==> flow/design.v (excerpt) <==
module bnn_layer0 (
    input  wire        clk,
    input  wire        reset_n,
    input  wire        i_run,
    output wire        o_idle,
    output wire        o_done,
    output wire [6:0]  addr_input,
    output wire        ce_input,
    input  wire [27:0] q_input,
    output wire [1:0]  addr_weight,
    output wire        ce_weight,
    input  wire [26:0] q_weight,
    output wire [6:0]  addr_output,
    output wire        we_output,
    output wire [25:0] d_output
);
Size in the first run: about 6,600 cells after synthesis, ~1,500 flip-flops, about 110 I/O pins, roughly 78,000 um^2 of cells after synthesis.
make LEC_CHECK=0 CAP_MARGIN=10 CELL_PAD_IN_SITES_GLOBAL_PLACEMENT=3 CORE_ASPECT_RATIO=0.55 CORE_MARGIN=8 CORE_UTILIZATION=54 CTS_CLUSTER_DIAMETER=198 CTS_CLUSTER_SIZE=34 GPL_TIMING_DRIVEN=0 HOLD_SLACK_MARGIN=0.18 MIN_ROUTING_LAYER=met2 PLACE_DENSITY_LB_ADDON=0.15 SETUP_SLACK_MARGIN=0.48 SLEW_MARGIN=20 TNS_END_PERCENT=65 finish   # period 5.16 ns
run.sh (not shown) runs the stock make flow with config.mk's settings and CLKGATE_MAP_FILE=.
The starting point ended with an error in global routing.
Edit:
- ABC_AREA: not set -> 1
- CAP_MARGIN: 10 -> 15
- CELL_PAD_IN_SITES_GLOBAL_PLACEMENT: 3 -> not set
- CORE_ASPECT_RATIO: 0.55 -> not set
- CORE_MARGIN: 8 -> 2
- CORE_UTILIZATION: 54 -> 72
- CTS_CLUSTER_DIAMETER: 198 -> 372
- CTS_CLUSTER_SIZE: 34 -> 10
- GPL_TIMING_DRIVEN: 0 -> not set
- HOLD_SLACK_MARGIN: 0.18 -> -0.08
- MIN_ROUTING_LAYER: met2 -> not set
- PLACE_DENSITY: not set -> 0.6
- PLACE_DENSITY_LB_ADDON: 0.15 -> not set
- SETUP_SLACK_MARGIN: 0.48 -> not set
- TNS_END_PERCENT: 65 -> not set
- clock period: 5.16 -> 2.63 ns (I/O delays scaled with it)
Now the flow ran to the end with violations: negative setup slack.
Die area drops by about 28%.
Synthesized area climbs by 1.7%.
Synthesized cell count came out higher by about 38%.
Edit:
- ABC_AREA: 1 -> not set
- CAP_MARGIN: 15 -> 20
- CORE_UTILIZATION: 72 -> 40
- CTS_CLUSTER_DIAMETER: 372 -> not set
- CTS_CLUSTER_SIZE: 10 -> not set
- HOLD_SLACK_MARGIN: -0.08 -> not set
- clock period: 2.63 -> 6.0 ns (I/O delays scaled with it)
Effect: This time the run finished with timing, DRC and antenna clean. Worst setup slack improves by 3100 ps. Flip-flop count is unchanged. Cell area falls by a few percent. Area after synthesis falls slightly. Non-clock buffer count falls by 369.
Edit:
- CORE_UTILIZATION: 40 -> 12
- clock period: 6.0 -> 9.2 ns (I/O delays scaled with it)
The new run completed with no timing, DRC or antenna violations.
Routed wire length increases by roughly a tenth.
Synthesized cell count stays the same.
Hold slack gains 100 ps.
Clock-buffer cell count decreases by 50.
Via count increases slightly.
Edit:
- CORE_UTILIZATION: 12 -> 72
- PLACE_DENSITY: 0.6 -> 0.66
- SETUP_SLACK_MARGIN: not set -> 0.76
- clock period: 9.2 -> 4.55 ns (I/O delays scaled with it)
After rerunning: This time the run finished but fails on negative setup slack; worst setup slack degrades by 4300 ps; maximum frequency came out higher by 7.7%; core utilization came out higher by 67 points; final cell count came out lower by 46%; clock-buffer cell count came out higher by 28; synthesized cell count is unchanged; wire length came out lower by 12%; clock skew came out lower by 81 ps; clock power came out higher by 94%; hold slack degrades by 300 ps.

v20:
Starting RTL as in the previous note.
clock: 4.34 ns
lec_check: 0
cap_margin: 35
core_margin: 2
core_utilization: 72
cts_cluster_diameter: 97
cts_cluster_size: 20
place_density: 0.64
setup_slack_margin: -0.39
slew_margin: 5
The layout from v20, despite a flow that completed every stage, fails the layout checks, with the failing checks listed as setup timing.
diff inputs: v20 => v25
# v20
export LEC_CHECK = 0
export CAP_MARGIN = 35
export CORE_MARGIN = 2
export CORE_UTILIZATION = 72
export CTS_CLUSTER_DIAMETER = 97
export CTS_CLUSTER_SIZE = 20
export PLACE_DENSITY = 0.64
export SETUP_SLACK_MARGIN = -0.39
export SLEW_MARGIN = 5
create_clock -name core_clock -period 4.34 [get_ports {clk}]
# v25
export LEC_CHECK = 0
export ABC_AREA = 1
export CAP_MARGIN = 35
export CELL_PAD_IN_SITES_DETAIL_PLACEMENT = 1
export CORE_MARGIN = 2
export CORE_UTILIZATION = 40
export GPL_ROUTABILITY_DRIVEN = 0
export MAX_ROUTING_LAYER = met4
export PLACE_DENSITY_LB_ADDON = 0.12
export SLEW_MARGIN = 20
create_clock -name core_clock -period 6.0 [get_ports {clk}]
==> results <==
v25 | stages: all done | timing, DRC, antenna: all pass. For the net count of the finished layout, v25 came in 31% higher than v20 did. When v25 is set beside v20, its total power turns out to be 90% larger. Between v25 and v20, the number of instances in the synthesized netlist is higher for v25. When the final numbers for v25 and v20 were put side by side, the detailed placement HPWL turned out to be smaller in v20. Higher setup slack among v25 and v20: v25. Area: v25 vs v20 -> v25 larger.
Here is what was changed in the inputs of v32 compared with v25.
# v25
export LEC_CHECK = 0
export ABC_AREA = 1
export CAP_MARGIN = 35
export CELL_PAD_IN_SITES_DETAIL_PLACEMENT = 1
export CORE_MARGIN = 2
export CORE_UTILIZATION = 40
export GPL_ROUTABILITY_DRIVEN = 0
export MAX_ROUTING_LAYER = met4
export PLACE_DENSITY_LB_ADDON = 0.12
export SLEW_MARGIN = 20
create_clock -name core_clock -period 6.0 [get_ports {clk}]
# v32
export LEC_CHECK = 0
export ABC_AREA = 1
export CAP_MARGIN = 15
export CELL_PAD_IN_SITES_DETAIL_PLACEMENT = 0
export CELL_PAD_IN_SITES_GLOBAL_PLACEMENT = 1
export CORE_MARGIN = 10
export CORE_UTILIZATION = 32
export CTS_CLUSTER_SIZE = 31
export GPL_ROUTABILITY_DRIVEN = 0
export GPL_TIMING_DRIVEN = 0
export MAX_ROUTING_LAYER = met4
export PLACE_DENSITY_LB_ADDON = 0.22
export SETUP_SLACK_MARGIN = 0.04
export SLEW_MARGIN = 20
create_clock -name core_clock -period 4.31 [get_ports {clk}]
### Flow results
Relative to v25, the number of nets in the layout of v32 is higher by 467. v25 reports its type of the most critical hold path as in2async while v32 reports reg2reg. Although it ran to completion, v32 produced a layout that fails the final checks because of setup timing. Against v25 as the reference, v32 delivers a higher number of antenna violations at the first check in global routing. On post-detailed-route via-to-cell ratio, v32 and v25 are basically level. Final critical-path required period in v32 vs v25: up 0.086 ns.
[inputs] v14 vs v32
# v32
export LEC_CHECK = 0
export ABC_AREA = 1
export CAP_MARGIN = 15
export CELL_PAD_IN_SITES_DETAIL_PLACEMENT = 0
export CELL_PAD_IN_SITES_GLOBAL_PLACEMENT = 1
export CORE_MARGIN = 10
export CORE_UTILIZATION = 32
export CTS_CLUSTER_SIZE = 31
export GPL_ROUTABILITY_DRIVEN = 0
export GPL_TIMING_DRIVEN = 0
export MAX_ROUTING_LAYER = met4
export PLACE_DENSITY_LB_ADDON = 0.22
export SETUP_SLACK_MARGIN = 0.04
export SLEW_MARGIN = 20
create_clock -name core_clock -period 4.31 [get_ports {clk}]
# v14
export LEC_CHECK = 0
export CAP_MARGIN = 20
export CORE_MARGIN = 2
export CORE_UTILIZATION = 40
export PLACE_DENSITY = 0.6
export SETUP_SLACK_MARGIN = 1.2
export SLEW_MARGIN = 20
create_clock -name core_clock -period 5.44 [get_ports {clk}]
--- outcome ---
The final layout from v14, which completed every stage, passed the timing, design-rule and antenna checks at the end of the flow.
Final routed wire length divided by cell count down 12 µm in v14 wrt v32
Looking at dominant kind of combinational cell, the adder cells result is from v14; the simple AND/OR/NAND/NOR gates one comes from v32.
Taking v32 as the reference point, the final wirelength of v14 falls by 230000 µm.
Final area sits lower in v14 than in v32.
Looking at switching share of power, v14 sits 19 points below v32.
Power is estimated from default activity; no workload was simulated.
